## job 7857
==> flow/design.v <==
`timescale 1ns/1ns
 `timescale 1ns/1ns
module signed_shifter (input wire [4-1:0] i,
                       input wire signed [16:0] D,
                       output reg signed [16:0] Q);
always @ *
begin
Q = D >>> i;  
end
endmodule
 `timescale 1ns/1ns
module rotator (
    input wire clk,
    input wire rst,
    input wire signed  [16:0]    x_i,
    input wire signed  [16:0]    y_i,
    output wire signed [16:0]    x_o,
    output wire signed [16:0]    y_o
    );
    parameter integer iteration             = 0;  
    parameter signed [16:0] tangle = 0;  
    reg signed [16:0] x_1;
    reg signed [16:0] y_1;
    wire signed [16:0] x_i_shifted;
    wire signed [16:0] y_i_shifted;
    signed_shifter x_shifter(iteration,x_i,x_i_shifted);
    signed_shifter y_shifter(iteration,y_i,y_i_shifted);
    always @ (posedge clk)
        if (rst) begin
            x_1 <= 0;
            y_1 <= 0;
            end else begin
            if (y_i > 0) begin   
                x_1 <= x_i + y_i_shifted;  
                y_1 <= y_i - x_i_shifted;  
                end else begin
                x_1 <= x_i - y_i_shifted;  
                y_1 <= y_i + x_i_shifted;  
            end
        end
        assign x_o = x_1;
        assign y_o = y_1;
endmodule
 `timescale 1ns/1ns
module cordic (
    input wire clk,
    input wire rst,
    input wire                        valid_i,
    input wire signed [16:0]    x_i,
    input wire signed [16:0]    y_i,
    output wire                        valid_o,
    output wire signed [16:0]    x_o,
    output wire signed [16:0]    y_o
    );
    function [16:0] tanangle;
        input [3:0] i;
        begin
            case (i)
                4'b0000: tanangle = 17'd25735;     
                4'b0001: tanangle = 17'd15192;     
                4'b0010: tanangle = 17'd8027;      
                4'b0011: tanangle = 17'd4075;      
                4'b0100: tanangle = 17'd2045;      
                4'b0101: tanangle = 17'd1024;      
                4'b0110: tanangle = 17'd512;       
                4'b0111: tanangle = 17'd256;       
                4'b1000: tanangle = 17'd128;       
                4'b1001: tanangle = 17'd64;        
                4'b1010: tanangle = 17'd32;        
                4'b1011: tanangle = 17'd16;        
                4'b1100: tanangle = 17'd8;         
                4'b1101: tanangle = 17'd4;         
                4'b1110: tanangle = 17'd2;         
                4'b1111: tanangle = 17'd1;         
            endcase
        end
    endfunction
    wire signed [16:0] x [16-1:0];
    wire signed [16:0] y [16-1:0];
    assign x[0]    = x_i < 0  ? -x_i 
                                : x_i;
    assign y[0]    = y_i < 0  ? -y_i
                                : y_i;
    assign x_o     = x[16-1];
    assign y_o     = y[16-1];
    reg [16-2:0] valid_pipe;
    always @ (posedge clk)
        if (rst)
            valid_pipe <= 0;
        else
            valid_pipe <= {valid_pipe[16-3:0], valid_i};
    assign valid_o = valid_pipe[16-2];
    genvar i;
    generate
    for(i = 0;i<16-1;i = i+1)
    begin
        rotator #(.iteration(i), .tangle(tanangle(i))) U (clk,rst,x[i],y[i],x[i+1],y[i+1]);
    end
    endgenerate
endmodule
Settings: LEC_CHECK=0, CAP_MARGIN=40, CELL_PAD_IN_SITES_GLOBAL_PLACEMENT=2, CORE_ASPECT_RATIO=0.59, CORE_MARGIN=5, CORE_UTILIZATION=53, CTS_CLUSTER_DIAMETER=46, GPL_ROUTABILITY_DRIVEN=0, GPL_TIMING_DRIVEN=1, MAX_ROUTING_LAYER=met4, MIN_ROUTING_LAYER=met2, PLACE_DENSITY_LB_ADDON=0.04, SETUP_SLACK_MARGIN=0.33, SLEW_MARGIN=20, TNS_END_PERCENT=35; clock period 3.09 ns.
run.sh (not shown) runs the stock make flow with config.mk's settings and CLKGATE_MAP_FILE=.
Job 7857 did not make it past global placement without I/O (3_1_place_gp_skip_io), where a tool error ended it.
Modified inputs, job 878 compared to job 7857
# job 7857
export LEC_CHECK = 0
export CAP_MARGIN = 40
export CELL_PAD_IN_SITES_GLOBAL_PLACEMENT = 2
export CORE_ASPECT_RATIO = 0.59
export CORE_MARGIN = 5
export CORE_UTILIZATION = 53
export CTS_CLUSTER_DIAMETER = 46
export GPL_ROUTABILITY_DRIVEN = 0
export GPL_TIMING_DRIVEN = 1
export MAX_ROUTING_LAYER = met4
export MIN_ROUTING_LAYER = met2
export PLACE_DENSITY_LB_ADDON = 0.04
export SETUP_SLACK_MARGIN = 0.33
export SLEW_MARGIN = 20
export TNS_END_PERCENT = 35
create_clock -name core_clock -period 3.09 [get_ports {clk}]
# job 878
export LEC_CHECK = 0
export CAP_MARGIN = 40
export CELL_PAD_IN_SITES_GLOBAL_PLACEMENT = 0
export CORE_MARGIN = 2
export CORE_UTILIZATION = 64
export CTS_CLUSTER_DIAMETER = 46
export GPL_TIMING_DRIVEN = 1
export HOLD_SLACK_MARGIN = 0.06
export MAX_ROUTING_LAYER = met4
export MIN_ROUTING_LAYER = met1
export SETUP_SLACK_MARGIN = 0.47
export SLEW_MARGIN = 20
export TNS_END_PERCENT = 35
create_clock -name core_clock -period 4.36 [get_ports {clk}]
==> comparison <==
- Although job 878 finished all stages, its layout failed final checks on negative setup slack.
- Overall die area: job 878 < job 7857
- Diff job 7857 -> job 878 | vertical die dimension | increase of 15%
- The synthesized cell count of job 878 and that of job 7857 are within noise of each other.
What job 5963 does differently from job 878 at the input level:
# job 878
export LEC_CHECK = 0
export CAP_MARGIN = 40
export CELL_PAD_IN_SITES_GLOBAL_PLACEMENT = 0
export CORE_MARGIN = 2
export CORE_UTILIZATION = 64
export CTS_CLUSTER_DIAMETER = 46
export GPL_TIMING_DRIVEN = 1
export HOLD_SLACK_MARGIN = 0.06
export MAX_ROUTING_LAYER = met4
export MIN_ROUTING_LAYER = met1
export SETUP_SLACK_MARGIN = 0.47
export SLEW_MARGIN = 20
export TNS_END_PERCENT = 35
create_clock -name core_clock -period 4.36 [get_ports {clk}]
# job 5963
export LEC_CHECK = 0
export CAP_MARGIN = 0
export CELL_PAD_IN_SITES_GLOBAL_PLACEMENT = 0
export CORE_MARGIN = 2
export CORE_UTILIZATION = 70
export CTS_CLUSTER_DIAMETER = 46
export GPL_TIMING_DRIVEN = 1
export HOLD_SLACK_MARGIN = -0.09
export MAX_ROUTING_LAYER = met4
export MIN_ROUTING_LAYER = met1
export SETUP_SLACK_MARGIN = 0.47
export SLEW_MARGIN = 20
export TNS_END_PERCENT = 35
create_clock -name core_clock -period 4.36 [get_ports {clk}]
==> results <==
Job 5963 vs. job 878: half-perimeter wire length of the detailed placement result moved down; multiplexer share of the synthesized area essentially unchanged; number of cells upsized or downsized after cts has increased.
[flow] job 878 | stages: complete | final checks: fail | reason: negative setup slack
Job 5963 did not make it past global routing (5_1_grt), where a tool error ended it.
Inputs modified between job 5963 and job 7306:
# job 5963
export LEC_CHECK = 0
export CAP_MARGIN = 0
export CELL_PAD_IN_SITES_GLOBAL_PLACEMENT = 0
export CORE_MARGIN = 2
export CORE_UTILIZATION = 70
export CTS_CLUSTER_DIAMETER = 46
export GPL_TIMING_DRIVEN = 1
export HOLD_SLACK_MARGIN = -0.09
export MAX_ROUTING_LAYER = met4
export MIN_ROUTING_LAYER = met1
export SETUP_SLACK_MARGIN = 0.47
export SLEW_MARGIN = 20
export TNS_END_PERCENT = 35
create_clock -name core_clock -period 4.36 [get_ports {clk}]
# job 7306
export LEC_CHECK = 0
export CAP_MARGIN = 20
export CORE_MARGIN = 2
export CORE_UTILIZATION = 40
export SLEW_MARGIN = 20
create_clock -name core_clock -period 4.47 [get_ports {clk}]
==> comparison <==
The flow did not stop early for job 7306: all stages ran, and the layout cleared the timing, DRC and antenna checks.
Across both runs, vertical die dimension was higher for job 7306 than for job 5963.
As far as sink count of the clock tree goes, job 7306 and job 5963 are indistinguishable; the numbers are identical.
In the tables for job 5963 and job 7306, minimum setup slack after placement reads higher with job 5963.
Summary: with job 5963 as the reference, width of the chip in job 7306 moved up by more than a quarter.
As far as area after synthesis goes, job 7306 and job 5963 are indistinguishable; the numbers are identical.
Per the comparison of job 7306 with job 5963, final HPWL from detailed placement up 9.3%, die area up 74%.
